==> run M: inputs <==
==> flow/design.v <==
`timescale 1ns / 1ps
module cla_slice_part(g,p,a,b);
 input a, b;
 output g;  
 output p;  
 assign g = a & b;
 assign p = a ^ b;
endmodule
module CarryPropagateGenerateUnit( g,p,a,b);
	input  [15:0] a,b;
	output [15:0] g,p;
	cla_slice_part s0(g[0],p[0],a[0],b[0]);
	cla_slice_part s1(g[1],p[1],a[1],b[1]);
	cla_slice_part s2(g[2],p[2],a[2],b[2]);
	cla_slice_part s3(g[3],p[3],a[3],b[3]);
	cla_slice_part s4(g[4],p[4],a[4],b[4]);
	cla_slice_part s5(g[5],p[5],a[5],b[5]);
	cla_slice_part s6(g[6],p[6],a[6],b[6]);
	cla_slice_part s7(g[7],p[7],a[7],b[7]);
	cla_slice_part s8(g[8],p[8],a[8],b[8]);
	cla_slice_part s9(g[9],p[9],a[9],b[9]);
	cla_slice_part s10(g[10],p[10],a[10],b[10]);
	cla_slice_part s11(g[11],p[11],a[11],b[11]);
	cla_slice_part s12(g[12],p[12],a[12],b[12]);
	cla_slice_part s13(g[13],p[13],a[13],b[13]);
	cla_slice_part s14(g[14],p[14],a[14],b[14]);
	cla_slice_part s15(g[15],p[15],a[15],b[15]);
endmodule
module SixteenBitSummationUnit(sum,p,carry,cin);
  input [14:0] carry;
  input cin;
  input [15:0] p;
  output [15:0] sum;
  assign sum[0] = p[0] ^ cin;
  assign sum[1] = p[1] ^ carry[0];
  assign sum[2] = p[2] ^ carry[1];
  assign sum[3] = p[3] ^ carry[2];
  assign sum[4] = p[4] ^ carry[3];
  assign sum[5] = p[5] ^ carry[4];
  assign sum[6] = p[6] ^ carry[5];
  assign sum[7] = p[7] ^ carry[6];
  assign sum[8] = p[8] ^ carry[7];
  assign sum[9] = p[9] ^ carry[8];
  assign sum[10] = p[10] ^ carry[9];
  assign sum[11] = p[11] ^ carry[10];
  assign sum[12] = p[12] ^ carry[11];
  assign sum[13] = p[13] ^ carry[12];
  assign sum[14] = p[14] ^ carry[13];
  assign sum[15] = p[15] ^ carry[14];
endmodule
module four_bit_block_cla(P,G,carry,p,g,cin);
	input [3:0] p,g;
	input cin;
	output [2:0] carry;
	output P,G;
	assign	carry[0] = 	g[0] |
											cin & p[0];
	assign	carry[1] =  g[1] |
											g[0] & p[1] |
											cin  &  p[0] & p[1];
	assign	carry[2] =  g[2] |
											g[1] & p[2] |
											g[0] & p [1] & p[2] |
											cin  & p[0] & p[1] & p[2];
	assign	P = p[0] & p[1] & p[2] & p[3];
	assign	G = g[3] | 
							g[2] & p[3] |
							g[1] & p[2] & p[3] |
							g[0] & p[1] & p[2] & p[3];
endmodule
module cla_16_two_level(sum,cout,a,b,cin);
	input [15:0] a, b;
	input cin;
	output [15:0] sum;
	output  cout;
	wire [15:0]   g, p,carry;  
	wire [3:0]  G,P;
	assign carry[3]  = G[0] | cin & P[0];
	assign carry[7]  = G[1] | G[0] & P[1] | cin & P[0] & P[1]; 
	assign carry[11] = G[2] |
										 G[1] & P[2] |
										 G[0] & P[1] & P[2] | 
										 cin  & P[0] & P[1] & P[2];
	assign cout = G[3] |
								G[2] & P[3] |
								G[1] & P[2] & P[3] |
								G[0] & P[1] & P[2] & P[3] |
								cin   & P[0] & P[1] & P[2] & P[3];
	CarryPropagateGenerateUnit   CPGU( g,p,a,b);
	four_bit_block_cla FBBC0(P[0],G[0],carry[2:0],p[3:0],g[3:0],cin);     
	four_bit_block_cla FBBC1(P[1],G[1],carry[6:4],p[7:4],g[7:4],carry[3]);   
	four_bit_block_cla FBBC2(P[2],G[2],carry[10:8],p[11:8],g[11:8],carry[7]);
	four_bit_block_cla FBBC3(P[3],G[3],carry[14:12],p[15:12],g[15:12],carry[11]); 
	SixteenBitSummationUnit TTBSU(sum,p,carry[14:0],cin);
endmodule
`timescale 1ns / 1ps
module xnew2(
	output reg [15:0] x,
	input [15:0] x0,
	input [15:0] y,
	input cin,
	input reset,
	input stop,
	input clk
	);
	wire [15:0] sum,a,b;
	wire cout;	 
	cla_16_two_level alu(sum,cout,a,b,cin);
	assign a=x;
	assign b=cin?(~y):y;
	always @(posedge clk)
	begin
		if(reset)
		begin
			x<=x0;
		end
		else
		begin
			if(!stop)
			begin
				x<=sum;
			end
			else
			begin
				x<=x;
			end
		end
	end
endmodule
`timescale 1ns / 1ps
module ynew2(
	output reg [15:0] y,
	input [15:0] y0,
	input [15:0] x,
	input cin,
	input reset,
	input stop,
	input clk
	);
	wire [15:0] sum,a,b;
	wire cout;	 
	cla_16_two_level alu(sum,cout,a,b,cin);
	assign a=y;
	assign b=cin?(~x):x;
	always @(posedge clk)
	begin
		if(reset)
		begin
			y<=y0;
		end
		else
		begin
			if(!stop)
			begin
				y<=sum;
			end
			else
			begin
				y<=y;
			end
		end	
	end
endmodule
`timescale 1ns / 1ps
module znew2(
	output reg [15:0] z,
	output zsign,
	input [15:0] z0,
	input [15:0] zrom,
	input cin,
	input reset,
	input stop,
	input clk
	);
	wire [15:0] sum,a,b;
	wire cout;	 
	cla_16_two_level alu(sum,cout,a,b,cin);
	assign a=z;
	assign b=cin?(~zrom):zrom;
	always @(posedge clk)
	begin
		if(reset)
		begin
			z<=z0;
		end
		else
		begin
			if(!stop)
				z<=sum;
			else
				z<=z;
		end	
	end
	assign zsign=z[15];
endmodule
`timescale 1ns / 1ps
module datapathnew2(
	output [15:0] x,
	output [15:0] y,
	input [15:0] z0,
	input [3:0] i,
	input reset,
	input stop,
	input clk
	); 
	parameter xinit=16'b0010_0110_1101_1101;	 
	parameter yinit=16'b0;
	reg [15:0] zrom_q;
	wire [15:0] xval,yval,zval;
	wire [15:0] x0,y0;
	wire [15:0] z;
	wire zsign;
	always @(*)
	begin
		case(i)
			4'd0: zrom_q=16'b0011_0010_0100_0011;
			4'd1: zrom_q=16'b0001_1101_1010_1100;
			4'd2: zrom_q=16'b0000_1111_1010_1101;
			4'd3: zrom_q=16'b0000_0111_1111_0101;
			4'd4: zrom_q=16'b0000_0011_1111_1110;
			4'd5: zrom_q=16'b0000_0001_1111_1111;
			4'd6: zrom_q=16'b0000_0000_1111_1111;
			4'd7: zrom_q=16'b0000_0000_0111_1111;
			4'd8: zrom_q=16'b0000_0000_0011_1111;
			4'd9: zrom_q=16'b0000_0000_0001_1111;
			4'd10: zrom_q=16'b0000_0000_0000_1111;
			4'd11: zrom_q=16'b0000_0000_0000_0111;
			4'd12: zrom_q=16'b0000_0000_0000_0011;
			4'd13: zrom_q=16'b0000_0000_0000_0001;
			4'd14: zrom_q=16'b0;
			4'd15: zrom_q=16'b0;
			default: zrom_q=16'b0;
		endcase
	end
	xnew2 xmod(x,x0,yval,xcin,reset,stop,clk);
	ynew2 ymod(y,y0,xval,ycin,reset,stop,clk);
	znew2 zmod(z,zsign,z0,zval,zcin,reset,stop,clk);
	assign x0=xinit;
	assign y0=yinit;
	assign xval=$signed(x)>>>i;
	assign yval=$signed(y)>>>i;
	assign zval=zrom_q;
	assign xcin=zsign?1'b0:1'b1;
	assign ycin=zsign?1'b1:1'b0;
	assign zcin=zsign?1'b0:1'b1;
endmodule
`timescale 1ns / 1ps
module cordic_sincos(
	input clk,
	input rst,
	input start,
	input [15:0] z0,
	output ready,
	output reg done,
	output [15:0] x,
	output [15:0] y
	);
	reg busy;
	reg [3:0] cnt;
	wire load;
	assign ready = ~busy;
	assign load = rst | (start & ~busy);
	always @(posedge clk)
	begin
		if(rst)
		begin
			busy <= 1'b0;
			cnt <= 4'd0;
			done <= 1'b0;
		end
		else
		begin
			done <= 1'b0;
			if(!busy)
			begin
				cnt <= 4'd0;
				if(start)
					busy <= 1'b1;
			end
			else
			begin
				cnt <= cnt + 4'd1;
				if(cnt == 4'd15)
				begin
					busy <= 1'b0;
					done <= 1'b1;
				end
			end
		end
	end
	datapathnew2 dp(x,y,z0,cnt,load,~busy,clk);
endmodule
==> flow/run.sh <==
#!/bin/bash
# the make line also repeats each setting of config.mk as NAME=value (left out here)
make -C /OpenROAD-flow-scripts/flow DESIGN_CONFIG=/design/flow/config.mk WORK_HOME=/design/flow/orfs CLKGATE_MAP_FILE= finish
==> flow/config.mk <==
export PLATFORM = sky130hd
export DESIGN_NAME = cordic_sincos
export DESIGN_NICKNAME = cordic_sincos
export VERILOG_FILES = /design/flow/design.v
export SDC_FILE = /design/flow/constraint.sdc
export NUM_CORES = 4
export LEC_CHECK = 0
export ABC_AREA = 1
export CAP_MARGIN = 20
export CORE_MARGIN = 2
export CORE_UTILIZATION = 72
export CTS_CLUSTER_SIZE = 72
export PLACE_DENSITY_LB_ADDON = 0.03
export SETUP_SLACK_MARGIN = 1.01
export SLEW_MARGIN = 20
==> flow/constraint.sdc <==
create_clock -name core_clock -period 3.44 [get_ports {clk}]
set_input_delay 0.6880 -clock core_clock [delete_from_list [all_inputs] [get_ports {clk}]]
set_output_delay 0.6880 -clock core_clock [all_outputs]
set_load 0.01 [all_outputs]
==> run G (differences from run M) <==
--- a/flow/config.mk
+++ b/flow/config.mk
@@ -6,10 +6,9 @@
 export NUM_CORES = 4
 export LEC_CHECK = 0
-export ABC_AREA = 1
 export CAP_MARGIN = 20
 export CORE_MARGIN = 2
 export CORE_UTILIZATION = 72
-export CTS_CLUSTER_SIZE = 72
-export PLACE_DENSITY_LB_ADDON = 0.03
-export SETUP_SLACK_MARGIN = 1.01
+export CTS_CLUSTER_SIZE = 97
+export SETUP_SLACK_MARGIN = -0.33
 export SLEW_MARGIN = 20
+export TNS_END_PERCENT = 10
==> flow/constraint.sdc (replaced) <==
create_clock -name core_clock -period 3.65 [get_ports {clk}]
set_input_delay 0.7300 -clock core_clock [delete_from_list [all_inputs] [get_ports {clk}]]
set_output_delay 0.7300 -clock core_clock [all_outputs]
set_load 0.01 [all_outputs]
==> run K (differences from run M) <==
--- a/flow/config.mk
+++ b/flow/config.mk
@@ -10,6 +10,7 @@
 export CORE_MARGIN = 2
 export CORE_UTILIZATION = 72
-export CTS_CLUSTER_SIZE = 72
-export PLACE_DENSITY_LB_ADDON = 0.03
-export SETUP_SLACK_MARGIN = 1.01
+export CTS_CLUSTER_DIAMETER = 216
+export CTS_CLUSTER_SIZE = 97
+export PLACE_DENSITY = 0.9
 export SLEW_MARGIN = 20
+export TNS_END_PERCENT = 5
==> flow/constraint.sdc (replaced) <==
create_clock -name core_clock -period 2.64 [get_ports {clk}]
set_input_delay 0.5280 -clock core_clock [delete_from_list [all_inputs] [get_ports {clk}]]
set_output_delay 0.5280 -clock core_clock [all_outputs]
set_load 0.01 [all_outputs]
==> notes <==
Run M ended with an error in 5_1_grt. Run K failed in 4_1_cts. Run G finished but fails on setup timing.
In synthesized cell count, run M and run K do not differ.
Synthesized area: run G is lower than run K (3.0%).
Die size is the same in run M and run K.
==> figures <==
| quantity | run M | run K | run G |
|---|---|---|---|
| Buffer levels on the longest clock path | 2 | - | 2 |
| Initial core utilization | 0.7445 | 0.7445 | 0.7325 |
| Count of different cell masters after synthesis | 53 | 53 | 54 |
| Proportion of synthesized area in mux cells | 0.006552 | 0.006552 | 0.1421 |
| Num Clock Sinks | 68 | - | 68 |
| Chip area | 9793 um^2 | 9793 um^2 | 9506 um^2 |
| Outcome | did not finish | did not finish | failed layout checks |
| Stage where the flow stopped | 5_1_grt | 4_1_cts | - |
| Reasons for failing layout checks | - | - | setup timing |
| Post-CTS Setup Repair Bufs | 48 | - | 11 |
| Count of hold-fix buffers inserted at cts | 0 | - | 0 |
| Placed cell count | 1005 | 1172 | 916 |
| Horizontal die dimension | 98.96 um | 98.96 um | 97.50 um |
| Compound-cell area share of the yosys netlist | 0.1561 | 0.1561 | 0.1604 |
